// measure_sys
module measure_sys(
	input            sys_clk,
	input            sys_rst_n,
	input      [7:0] askdemod_data,    
	input      [9:0] fsk_demod,        
	input      [7:0] pskdemod_data,    
	output     [7:0] demod_data,
	output     [7:0] uart_mod_type,
	output    [15:0] uart_demod_fre,
	output     [7:0] uart_mod_depth,
	output reg [7:0] uart_delta_freq
);
clock: 36.8 ns
lec_check: 0
abc_area: 1
cap_margin: 20
core_margin: 2
core_utilization: 69
cts_cluster_diameter: 338
setup_slack_margin: -2.0
slew_margin: 20
run.sh (not shown) runs the stock make flow with config.mk's settings and CLKGATE_MAP_FILE=.
The first run died in 5_1_grt on GRT-0116.
Then changed:
--- a/flow/config.mk
+++ b/flow/config.mk
@@ -9,6 +9,6 @@
 export CAP_MARGIN = 20
 export CORE_MARGIN = 2
-export CORE_UTILIZATION = 69
-export CTS_CLUSTER_DIAMETER = 338
-export SETUP_SLACK_MARGIN = -2.0
+export CORE_UTILIZATION = 72
+export CTS_CLUSTER_DIAMETER = 377
+export PLACE_DENSITY = 0.37
 export SLEW_MARGIN = 20
==> flow/constraint.sdc (replaced) <==
create_clock -name core_clock -period 28.4 [get_ports {sys_clk}]
set_input_delay 5.6800 -clock core_clock [delete_from_list [all_inputs] [get_ports {sys_clk}]]
set_output_delay 5.6800 -clock core_clock [all_outputs]
set_load 0.01 [all_outputs]
Outcome: Now the flow ended with an error in 4_1_cts (DPL-0038). Area after synthesis does not change. Die size goes down by a few percent. Synthesized cell count is unchanged.

* * *

Starting RTL as in the previous note.
clock: 77.3 ns
lec_check: 0
cap_margin: 0
cell_pad_in_sites_global_placement: 0
core_aspect_ratio: 0.94
core_margin: 2
core_utilization: 69
cts_cluster_size: 24
gpl_routability_driven: 1
max_routing_layer: met4
min_routing_layer: met1
place_density_lb_addon: 0.22
setup_slack_margin: 5.0
slew_margin: 20
The baseline went through all stages and came out clean.
Change:
==> flow/config.mk (replaced) <==
export PLATFORM = sky130hd
export DESIGN_NAME = measure_sys
export DESIGN_NICKNAME = measure_sys
export VERILOG_FILES = /design/flow/design.v
export SDC_FILE = /design/flow/constraint.sdc
export NUM_CORES = 4
export LEC_CHECK = 0
export ABC_AREA = 0
export CAP_MARGIN = 20
export CORE_MARGIN = 2
export CORE_UTILIZATION = 69
export SETUP_SLACK_MARGIN = 5.0
export SLEW_MARGIN = 20
==> flow/constraint.sdc (replaced) <==
create_clock -name core_clock -period 36.8 [get_ports {sys_clk}]
set_input_delay 7.3600 -clock core_clock [delete_from_list [all_inputs] [get_ports {sys_clk}]]
set_output_delay 7.3600 -clock core_clock [all_outputs]
set_load 0.01 [all_outputs]
Result:
- This time the run ended with an error in clock tree synthesis (4_1_cts) with DPL-0033
- synthesized area is unchanged
- die size is about the same
- synthesized cell count does not change
Change:
--- a/flow/config.mk
+++ b/flow/config.mk
@@ -6,8 +6,6 @@
 export NUM_CORES = 4
 export LEC_CHECK = 0
-export ABC_AREA = 0
 export CAP_MARGIN = 20
 export CORE_MARGIN = 2
-export CORE_UTILIZATION = 69
-export SETUP_SLACK_MARGIN = 5.0
+export CORE_UTILIZATION = 65
 export SLEW_MARGIN = 20
==> flow/constraint.sdc (replaced) <==
create_clock -name core_clock -period 79.0 [get_ports {sys_clk}]
set_input_delay 15.8000 -clock core_clock [delete_from_list [all_inputs] [get_ports {sys_clk}]]
set_output_delay 15.8000 -clock core_clock [all_outputs]
set_load 0.01 [all_outputs]
Now the flow went through all stages and came out clean.
Synthesized cell count does not change.
Die size rose by 6.1%.
Area after synthesis stays the same.

* * *

## fjord
measure_sys again, from the RTL that the note above started with.
clock: 62.4 ns
lec_check: 0
cap_margin: 20
core_margin: 2
core_utilization: 32
slew_margin: 20
Modified inputs, juniper compared to fjord
--- a/flow/config.mk
+++ b/flow/config.mk
@@ -6,6 +6,9 @@
 export NUM_CORES = 4
 export LEC_CHECK = 0
+export ABC_AREA = 1
 export CAP_MARGIN = 20
 export CORE_MARGIN = 2
-export CORE_UTILIZATION = 32
+export CORE_UTILIZATION = 70
+export CTS_CLUSTER_DIAMETER = 227
+export PLACE_DENSITY = 0.65
 export SLEW_MARGIN = 20
==> flow/constraint.sdc <==
create_clock -name core_clock -period 69.8 [get_ports {sys_clk}]
set_input_delay 13.9600 -clock core_clock [delete_from_list [all_inputs] [get_ports {sys_clk}]]
set_output_delay 13.9600 -clock core_clock [all_outputs]
set_load 0.01 [all_outputs]
### Flow results
- Compared with fjord, juniper degrades area after synthesis.
- Any difference in placed instance count between fjord and juniper is small enough to ignore.
- The cell type of the slowest stage on the worst timing path comes out sky130_fd_sc_hd__a21oi_1 in one run and sky130_fd_sc_hd__a2111oi_0 in the other, namely in juniper and fjord respectively.
- Non-clock buffer count is higher on fjord
- met2 demand-to-capacity share in global routing for juniper: 32 points up relative to fjord
--- input diff juniper..amber ---
--- a/flow/config.mk
+++ b/flow/config.mk
@@ -10,5 +10,5 @@
 export CORE_MARGIN = 2
 export CORE_UTILIZATION = 70
-export CTS_CLUSTER_DIAMETER = 227
-export PLACE_DENSITY = 0.65
+export CTS_CLUSTER_DIAMETER = 216
+export SETUP_SLACK_MARGIN = 5.0
 export SLEW_MARGIN = 20
==> flow/constraint.sdc <==
create_clock -name core_clock -period 48.9 [get_ports {sys_clk}]
set_input_delay 9.7800 -clock core_clock [delete_from_list [all_inputs] [get_ports {sys_clk}]]
set_output_delay 9.7800 -clock core_clock [all_outputs]
set_load 0.01 [all_outputs]
==> results <==
amber | status: complete | timing, DRC, antenna: pass
Comparing amber against juniper, there is no change at all in die size.
Delta (amber minus juniper): non-filler instance count after layout has increased, routing usage on met1 has decreased, detailed-route wire length on metal 1 has increased.
The peak ir drop on the vdd network reported for amber is greater than that of juniper by 0.0031 mV.
Setup changes, amber to tundra
--- a/flow/config.mk
+++ b/flow/config.mk
@@ -6,9 +6,6 @@
 export NUM_CORES = 4
 export LEC_CHECK = 0
-export ABC_AREA = 1
 export CAP_MARGIN = 20
 export CORE_MARGIN = 2
-export CORE_UTILIZATION = 70
-export CTS_CLUSTER_DIAMETER = 216
-export SETUP_SLACK_MARGIN = 5.0
+export CORE_UTILIZATION = 40
 export SLEW_MARGIN = 20
==> flow/constraint.sdc <==
create_clock -name core_clock -period 90.8 [get_ports {sys_clk}]
set_input_delay 18.1600 -clock core_clock [delete_from_list [all_inputs] [get_ports {sys_clk}]]
set_output_delay 18.1600 -clock core_clock [all_outputs]
set_load 0.01 [all_outputs]
Notes after the runs:
- tundra closes out successfully: all stages finished, all timing, DRC and antenna checks passed.
- Synthesized cell count was lower in tundra than in amber.
- The worst hold slack in tundra was higher than what amber gave.
- Setup slack: tundra more than amber
- Between amber and tundra, portion of total power attributed to sequential cells increased.
- Post-synthesis to final-layout area growth came out lower on tundra than on amber.
- Diff amber -> tundra: depth of the worst hold-timing path has increased, utilization has decreased, met2 capacity usage during global routing has decreased, cell resize tally after clock tree synthesis has decreased, design area has decreased.
> inputs changed (tundra -> indigo)
--- a/flow/config.mk
+++ b/flow/config.mk
@@ -9,3 +9,4 @@
 export CORE_MARGIN = 2
 export CORE_UTILIZATION = 40
+export SETUP_SLACK_MARGIN = -2.0
 export SLEW_MARGIN = 20
==> flow/constraint.sdc <==
create_clock -name core_clock -period 62.4 [get_ports {sys_clk}]
set_input_delay 12.4800 -clock core_clock [delete_from_list [all_inputs] [get_ports {sys_clk}]]
set_output_delay 12.4800 -clock core_clock [all_outputs]
set_load 0.01 [all_outputs]
Notes after the runs:
Share of the cycle needed by the critical path after routing (higher): indigo
Going from tundra to indigo, routed wire length flat; number of buffers and inverters on the critical path down 1; register-to-register slack down 27.11 ns.
Input-level comparison between pepper and indigo:
--- a/flow/config.mk
+++ b/flow/config.mk
@@ -6,7 +6,9 @@
 export NUM_CORES = 4
 export LEC_CHECK = 0
+export ABC_AREA = 0
 export CAP_MARGIN = 20
 export CORE_MARGIN = 2
-export CORE_UTILIZATION = 40
+export CORE_UTILIZATION = 70
+export CTS_CLUSTER_DIAMETER = 216
 export SETUP_SLACK_MARGIN = -2.0
 export SLEW_MARGIN = 20
==> flow/constraint.sdc <==
create_clock -name core_clock -period 35.1 [get_ports {sys_clk}]
set_input_delay 7.0200 -clock core_clock [delete_from_list [all_inputs] [get_ports {sys_clk}]]
set_output_delay 7.0200 -clock core_clock [all_outputs]
set_load 0.01 [all_outputs]
==> results <==
What ended pepper was a tool error in global routing; the run never finished. On pepper: post-placement setup slack is 15.09 ns lower than what indigo gave. Compared with indigo, die area in pepper decreased by more than a quarter. Diff indigo -> pepper | placement-stage cell area | up by more than 10%. Diff indigo -> pepper: starting utilization of the core area rose by 30 points, total of cells resized after clock tree synthesis grew by 303. The lower post-CTS setup buffer count came out of indigo.

* * *

Setup of the baseline:
measure_sys again, from the RTL that the note above started with.
clock: 100.0 ns
lec_check: 0
abc_area: 0
cap_margin: 25
cell_pad_in_sites_detail_placement: 1
cell_pad_in_sites_global_placement: 1
core_aspect_ratio: 1.06
core_margin: 5
core_utilization: 16
cts_cluster_size: 75
gpl_routability_driven: 1
max_routing_layer: met4
place_density_lb_addon: 0.27
slew_margin: 10
tns_end_percent: 5
Modified inputs, the candidate compared to the baseline
# the baseline
export LEC_CHECK = 0
export ABC_AREA = 0
export CAP_MARGIN = 25
export CELL_PAD_IN_SITES_DETAIL_PLACEMENT = 1
export CELL_PAD_IN_SITES_GLOBAL_PLACEMENT = 1
export CORE_ASPECT_RATIO = 1.06
export CORE_MARGIN = 5
export CORE_UTILIZATION = 16
export CTS_CLUSTER_SIZE = 75
export GPL_ROUTABILITY_DRIVEN = 1
export MAX_ROUTING_LAYER = met4
export PLACE_DENSITY_LB_ADDON = 0.27
export SLEW_MARGIN = 10
export TNS_END_PERCENT = 5
create_clock -name core_clock -period 100.0 [get_ports {sys_clk}]
# the candidate
export LEC_CHECK = 0
export CAP_MARGIN = 20
export CORE_MARGIN = 2
export CORE_UTILIZATION = 68
export SLEW_MARGIN = 20
create_clock -name core_clock -period 56.8 [get_ports {sys_clk}]
[summary]
Going from the baseline to the candidate, clock insertion delay at the later pin of the skew report shrank by 0.13 ns, number of antenna diodes saw a decrease. Compared with the baseline, the candidate shows a lower number of cell rows. The standard cells in the candidate occupy less silicon area than those in the baseline do. Compared with the baseline, in the candidate instance count after placement with tap cells included lower, routed wire length lower.
Power figures rest on the tool's default switching activity, not on a simulated workload.
